==> flow/design.v (excerpt) <==
module Cfu (
  input               cmd_valid,
  output              cmd_ready,
  input      [9:0]    cmd_payload_function_id,
  input      [31:0]   cmd_payload_inputs_0,
  input      [31:0]   cmd_payload_inputs_1,
  output reg          rsp_valid,
  input               rsp_ready,
  output reg [31:0]   rsp_payload_outputs_0,
  input               reset,
  input               clk
);
clock: 11.1 ns
lec_check: 0
cap_margin: 0
core_margin: 2
core_utilization: 72
cts_cluster_size: 23
place_density: 0.64
setup_slack_margin: 1.39
slew_margin: 20
run.sh (not shown) runs the stock make flow with config.mk's settings and CLKGATE_MAP_FILE=.
The starting point aborted during global routing with GRT-0116.
Then changed:
--- a/flow/config.mk
+++ b/flow/config.mk
@@ -8 +8 @@
-export CAP_MARGIN = 0
+export CAP_MARGIN = 20
@@ -10,4 +10 @@
-export CORE_UTILIZATION = 72
-export CTS_CLUSTER_SIZE = 23
-export PLACE_DENSITY = 0.64
-export SETUP_SLACK_MARGIN = 1.39
+export CORE_UTILIZATION = 59
==> flow/constraint.sdc (replaced) <==
create_clock -name core_clock -period 9.07 [get_ports {clk}]
set_input_delay 1.8140 -clock core_clock [delete_from_list [all_inputs] [get_ports {clk}]]
set_output_delay 1.8140 -clock core_clock [all_outputs]
set_load 0.01 [all_outputs]
Effect:
- With this change the flow finished but fails on negative setup slack
- die size goes up by 21%
- area after synthesis does not change
- synthesized cell count stays the same
Then changed:
--- a/flow/config.mk
+++ b/flow/config.mk
@@ -10 +10,2 @@
-export CORE_UTILIZATION = 59
+export CORE_UTILIZATION = 71
+export CTS_CLUSTER_SIZE = 36
==> flow/constraint.sdc (replaced) <==
create_clock -name core_clock -period 12.7 [get_ports {clk}]
set_input_delay 2.5400 -clock core_clock [delete_from_list [all_inputs] [get_ports {clk}]]
set_output_delay 2.5400 -clock core_clock [all_outputs]
set_load 0.01 [all_outputs]
This time the run died in global routing.
Die area decreases by about a fifth.
Synthesized cell count is unchanged.
Area after synthesis does not change.

* * *

== sierra ==
Cfu again, from the RTL that the note above started with.
// Cfu
module Cfu (
  input               cmd_valid,
  output              cmd_ready,
  input      [9:0]    cmd_payload_function_id,
  input      [31:0]   cmd_payload_inputs_0,
  input      [31:0]   cmd_payload_inputs_1,
  output reg          rsp_valid,
  input               rsp_ready,
  output reg [31:0]   rsp_payload_outputs_0,
  input               reset,
  input               clk
);
wire  [2:0] opcode;
wire  is_setting_mode, is_resetting_acc, is_accumlating, is_loading_upper;
reg         mode;  
reg   [31:0] upper_bitblade_in_a;
reg   [31:0] upper_bitblade_in_b;
wire  [63:0] bitblade_in_a;
wire  [63:0] bitblade_in_b;
wire  [31:0] bitblade_out_c;
assign opcode = cmd_payload_function_id[2:0];
assign is_setting_mode =  (cmd_valid) && (opcode == 0);
assign is_resetting_acc = (cmd_valid) && (opcode == 1);
assign is_loading_upper = (cmd_valid) && (opcode == 2);
assign is_accumlating =   (cmd_valid) && (opcode == 3);
always @(posedge clk) begin
  if (reset)
    mode <= 0;  
  else if (is_setting_mode)
    mode <= cmd_payload_function_id[3];
end
assign cmd_ready = ~rsp_valid;
always @(posedge clk) begin
  if (reset)          rsp_valid <= 1'b0;
  else if (rsp_valid) rsp_valid <= ~rsp_ready;   
  else if (cmd_valid) rsp_valid <= 1'b1;         
end
always @(posedge clk) begin
  if (reset)
    rsp_payload_outputs_0 <= 32'b0;
  else if (is_resetting_acc)
    rsp_payload_outputs_0 <= 32'b0;
  else if (is_accumlating)
    rsp_payload_outputs_0 <= rsp_payload_outputs_0 + bitblade_out_c;
end
always @(posedge clk) begin
  if (reset)                  upper_bitblade_in_a <= 0;
  else if (is_loading_upper)  upper_bitblade_in_a <= cmd_payload_inputs_0;
end
always @(posedge clk) begin
  if (reset)                  upper_bitblade_in_b <= 0;
  else if (is_loading_upper)  upper_bitblade_in_b <= cmd_payload_inputs_1;
end
assign bitblade_in_a = {upper_bitblade_in_a, cmd_payload_inputs_0};
assign bitblade_in_b = {upper_bitblade_in_b, cmd_payload_inputs_1};
Bitblade bitblade(
  .mode(mode),
  ...
export LEC_CHECK = 0
export CAP_MARGIN = 35
export CELL_PAD_IN_SITES_GLOBAL_PLACEMENT = 1
export CORE_MARGIN = 6
export CORE_UTILIZATION = 40
export CTS_CLUSTER_DIAMETER = 285
export CTS_CLUSTER_SIZE = 73
export GPL_ROUTABILITY_DRIVEN = 0
export GPL_TIMING_DRIVEN = 0
export MAX_ROUTING_LAYER = met4
export SETUP_SLACK_MARGIN = 3.81
export SLEW_MARGIN = 20
create_clock -name core_clock -period 13.5 [get_ports {clk}]
For cedar, these inputs were changed with respect to sierra:
Settings: clearing MAX_ROUTING_LAYER, which used to be met4; clearing CTS_CLUSTER_SIZE, which used to be 73; clearing CELL_PAD_IN_SITES_GLOBAL_PLACEMENT, which used to be 1.
Notes after the runs:
- | sequential portion of the cell area | cedar vs sierra | ≈ equal |
- cedar vs. sierra: global-route wire length before repair went down, fraction of the cycle the final worst path needs shows an increase of 0.31 points.
Input changes introduced in maple (baseline for comparison: cedar):
Settings: CTS_CLUSTER_SIZE: unset -> 72; PLACE_DENSITY_LB_ADDON: unset -> 0.24; GPL_TIMING_DRIVEN: 0 -> unset; CORE_UTILIZATION: 40 -> 72; CAP_MARGIN: 35 -> 20; SETUP_SLACK_MARGIN: 3.81 -> unset; CORE_MARGIN: 6 -> 2; CTS_CLUSTER_DIAMETER: 285 -> unset; TNS_END_PERCENT: unset -> 5; HOLD_SLACK_MARGIN: unset -> -0.09; GPL_ROUTABILITY_DRIVEN: 0 -> unset.
Notes after the runs:
Tool error GRT-0232 stopped maple during 5_1_grt; no final results.
When maple is set beside cedar, its core utilization before placement turns out to be 32 points larger.
Comparing maple against cedar, there is no change at all in sequential cell area fraction in the yosys report.
maple -> cedar: cell count after synthesis flat
Against cedar, count of buffers from port buffering in maple rose by more than 10%.
Post-detailed-placement half-perimeter wirelength for maple is lower than for cedar.
maple -> cedar: number of enable-type register cells in the synthesized netlist delta 0, exact match
Compared with cedar, maple shows a lower area of the chip.
Compared with cedar, maple shows a die span in x that is 28% lower.
When the final numbers for maple and cedar were put side by side, the post-cts sizing count turned out to be smaller in maple.
Modified inputs, ember compared to maple
Settings: clearing PLACE_DENSITY_LB_ADDON, which used to be 0.24; clearing HOLD_SLACK_MARGIN, which used to be -0.09; clearing TNS_END_PERCENT, which used to be 5; clearing CTS_CLUSTER_SIZE, which used to be 72; putting GPL_ROUTABILITY_DRIVEN at 0 where nothing was set; swapping 2 for 6 in CORE_MARGIN; putting SETUP_SLACK_MARGIN at 3.81 where nothing was set; swapping 72 for 40 in CORE_UTILIZATION.
The flow did not stop early for ember: all stages ran, and the layout cleared the timing, DRC and antenna checks.
From ember to maple, flip-flop and latch count after synthesis did not move at all.
ember vs. maple: cell count in the Yosys report closely matched the old numbers; H-tree depth closely matched the old numbers.
As far as xor and xnor fraction of the mapped netlist area goes, maple and ember are indistinguishable; the numbers are identical.
As far as number of buffers inserted for hold repair after clock tree synthesis goes, ember and maple are indistinguishable; the numbers are identical.
NOTE die size maple->ember increased by more than half
Relative to maple, the die extent in y measured on ember has increased by more than a quarter.
The placed instance area reported for ember is greater than that of maple by 4.3%.
What maple reported for number of gates resized after CTS has to be multiplied by 2.0 to get the figure for ember.

* * *

## run 1
The RTL this note starts from:
==> flow/design.v <==
module PE (
	in_a,
	in_b,
	out_c
);
input	[15:0] in_a;  
input	[15:0] in_b;  
output	[9:0] out_c;
wire    [7:0] psum_l0[3:0];  
wire    [8:0] psum_l1[1:0];
assign psum_l0[0] = in_a[ 3: 0] * in_b[ 3: 0];   
assign psum_l0[1] = in_a[ 7: 4] * in_b[ 7: 4];
assign psum_l0[2] = in_a[11: 8] * in_b[11: 8];
assign psum_l0[3] = in_a[15:12] * in_b[15:12];
assign psum_l1[0] = psum_l0[0] + psum_l0[1];     
assign psum_l1[1] = psum_l0[2] + psum_l0[3];
assign out_c = psum_l1[0] + psum_l1[1];          
endmodule
module Bitblade (
	mode,
	in_a,
	in_b,
    out_c
);
input	mode;
input   [63:0] in_a;
input   [63:0] in_b;
output  [17:0] out_c;
wire    [15:0] pe_in_a[3:0];
wire    [15:0] pe_in_b[3:0];
wire    [ 9:0] pe_out_c[3:0];
wire	[31:0] aw, ax, ay, az;
wire	[31:0] bw, bx, by, bz;
assign aw = {in_a[60+4-1:60], in_a[52+4-1:52], in_a[44+4-1:44], in_a[36+4-1:36]};
assign ax = {in_a[56+4-1:56], in_a[48+4-1:48], in_a[40+4-1:40], in_a[32+4-1:32]};
assign ay = {in_a[28+4-1:28], in_a[20+4-1:20], in_a[12+4-1:12], in_a[ 4+4-1: 4]};
assign az = {in_a[24+4-1:24], in_a[16+4-1:16], in_a[ 8+4-1: 8], in_a[ 0+4-1: 0]};
assign bw = {in_b[60+4-1:60], in_b[52+4-1:52], in_b[44+4-1:44], in_b[36+4-1:36]};
assign bx = {in_b[56+4-1:56], in_b[48+4-1:48], in_b[40+4-1:40], in_b[32+4-1:32]};
assign by = {in_b[28+4-1:28], in_b[20+4-1:20], in_b[12+4-1:12], in_b[ 4+4-1: 4]};
assign bz = {in_b[24+4-1:24], in_b[16+4-1:16], in_b[ 8+4-1: 8], in_b[ 0+4-1: 0]};
assign pe_in_a[0] = (mode) ? aw : ay;
assign pe_in_a[1] = (mode) ? ax : az;
assign pe_in_a[2] = ay;
assign pe_in_a[3] = az;
assign pe_in_b[0] = (mode) ? bw : by;
assign pe_in_b[1] = (mode) ? bx : by;
assign pe_in_b[2] = (mode) ? by : bz;
assign pe_in_b[3] = bz;
PE pe0( .in_a(pe_in_a[0]), .in_b(pe_in_b[0]), .out_c(pe_out_c[0]));
PE pe1( .in_a(pe_in_a[1]), .in_b(pe_in_b[1]), .out_c(pe_out_c[1]));
PE pe2( .in_a(pe_in_a[2]), .in_b(pe_in_b[2]), .out_c(pe_out_c[2]));
PE pe3( .in_a(pe_in_a[3]), .in_b(pe_in_b[3]), .out_c(pe_out_c[3]));
assign out_c = (pe_out_c[0] << (mode ? 0 : 8)) + (pe_out_c[1] << (mode ? 0 : 4)) + (pe_out_c[2] << (mode ? 0 : 4)) + (pe_out_c[3] << (mode ? 0 : 0));
endmodule
module Cfu (
  input               cmd_valid,
  output              cmd_ready,
  input      [9:0]    cmd_payload_function_id,
  input      [31:0]   cmd_payload_inputs_0,
  input      [31:0]   cmd_payload_inputs_1,
  output reg          rsp_valid,
  input               rsp_ready,
  output reg [31:0]   rsp_payload_outputs_0,
  input               reset,
  input               clk
);
wire  [2:0] opcode;
wire  is_setting_mode, is_resetting_acc, is_accumlating, is_loading_upper;
reg         mode;  
reg   [31:0] upper_bitblade_in_a;
reg   [31:0] upper_bitblade_in_b;
wire  [63:0] bitblade_in_a;
wire  [63:0] bitblade_in_b;
wire  [31:0] bitblade_out_c;
assign opcode = cmd_payload_function_id[2:0];
assign is_setting_mode =  (cmd_valid) && (opcode == 0);
assign is_resetting_acc = (cmd_valid) && (opcode == 1);
assign is_loading_upper = (cmd_valid) && (opcode == 2);
assign is_accumlating =   (cmd_valid) && (opcode == 3);
always @(posedge clk) begin
  if (reset)
    mode <= 0;  
  else if (is_setting_mode)
    mode <= cmd_payload_function_id[3];
end
assign cmd_ready = ~rsp_valid;
always @(posedge clk) begin
  if (reset)          rsp_valid <= 1'b0;
  else if (rsp_valid) rsp_valid <= ~rsp_ready;   
  else if (cmd_valid) rsp_valid <= 1'b1;         
end
always @(posedge clk) begin
  if (reset)
    rsp_payload_outputs_0 <= 32'b0;
  else if (is_resetting_acc)
    rsp_payload_outputs_0 <= 32'b0;
  else if (is_accumlating)
    rsp_payload_outputs_0 <= rsp_payload_outputs_0 + bitblade_out_c;
end
always @(posedge clk) begin
  if (reset)                  upper_bitblade_in_a <= 0;
  else if (is_loading_upper)  upper_bitblade_in_a <= cmd_payload_inputs_0;
end
always @(posedge clk) begin
  if (reset)                  upper_bitblade_in_b <= 0;
  else if (is_loading_upper)  upper_bitblade_in_b <= cmd_payload_inputs_1;
end
assign bitblade_in_a = {upper_bitblade_in_a, cmd_payload_inputs_0};
assign bitblade_in_b = {upper_bitblade_in_b, cmd_payload_inputs_1};
Bitblade bitblade(
  .mode(mode),
  .in_a(bitblade_in_a),
  .in_b(bitblade_in_b),
  .out_c(bitblade_out_c)
);
endmodule
Settings: LEC_CHECK=0, CAP_MARGIN=20, CORE_MARGIN=2, CORE_UTILIZATION=72, HOLD_SLACK_MARGIN=-0.09, PLACE_DENSITY_LB_ADDON=0.24, SLEW_MARGIN=20, TNS_END_PERCENT=5; clock period 13.1 ns.
Run 1 finished all stages; layout check result: FAIL, due to setup timing.
The inputs of run 2 differ from those of run 1 as listed below.
Settings: a deleted HOLD_SLACK_MARGIN that had been -0.09; a deleted TNS_END_PERCENT that had been 5; a change of CORE_UTILIZATION from 72 to 71; a change of the clock period (ns, I/O delays scaled along) from 13.1 to 13.2.
--- outcome ---
Run 2 never completed, since it errored out during global routing. Compared with run 1, number of gates resized after cts in run 2 increased by more than half. As far as register share after synthesis goes, run 2 and run 1 are indistinguishable; the numbers are identical. Run 2 against run 1: flop and latch count out of synthesis shows no meaningful change; total core area shows an increase of about 0.9%.
Edits applied to the flow inputs when going from run 2 to run 3:
Settings: changing CORE_UTILIZATION from 71 to 40; removing PLACE_DENSITY_LB_ADDON (formerly 0.24); changing the clock period (ns, I/O delays scaled along) from 13.2 to 11.1.
- [run 3] flow finished | final checks: failed | reasons: setup timing
- Re effective utilization at floorplan: run 3 is 32 points down on run 2.
- X dimension of the die came out higher on run 3 than on run 2.
- Run 3 and run 2 ended up with roughly the same instance tally after logic synthesis.
- Per the comparison of run 3 with run 2, total instance count after detailed placement went up by 13%; placer's final routability congestion estimate went down by about 5.6%.
- Lower post-CTS repair timing setup buffer count was reported by run 2, not run 3.
- There was hardly any difference in chip area line of the yosys report between run 2 and run 3.
- Between run 3 and run 2, the count of unique library cells instantiated by Yosys does not differ in any meaningful way.
- Reported for run 3 and run 2, post-cts hold-fix buffer tally turned out identical to the last digit.
- Die area | run 3 > run 2
Inputs modified between run 3 and run 4:
Settings: CORE_UTILIZATION: 40 -> 17; the clock period (ns, I/O delays scaled along): 11.1 -> 15.3.
Met1 wire length: run 4 vs run 3 down about 5%. Run 4 finished all stages; the layout is clean. Compare run 3 and run 4 | critical path depth in cells higher: run 3. In run 4, flop share of the area is higher than in run 3. Run 3 reports its cell with the biggest individual delay on the critical path as sky130_fd_sc_hd__fa_2 while run 4 reports sky130_fd_sc_hd__clkdlybuf4s50_1.
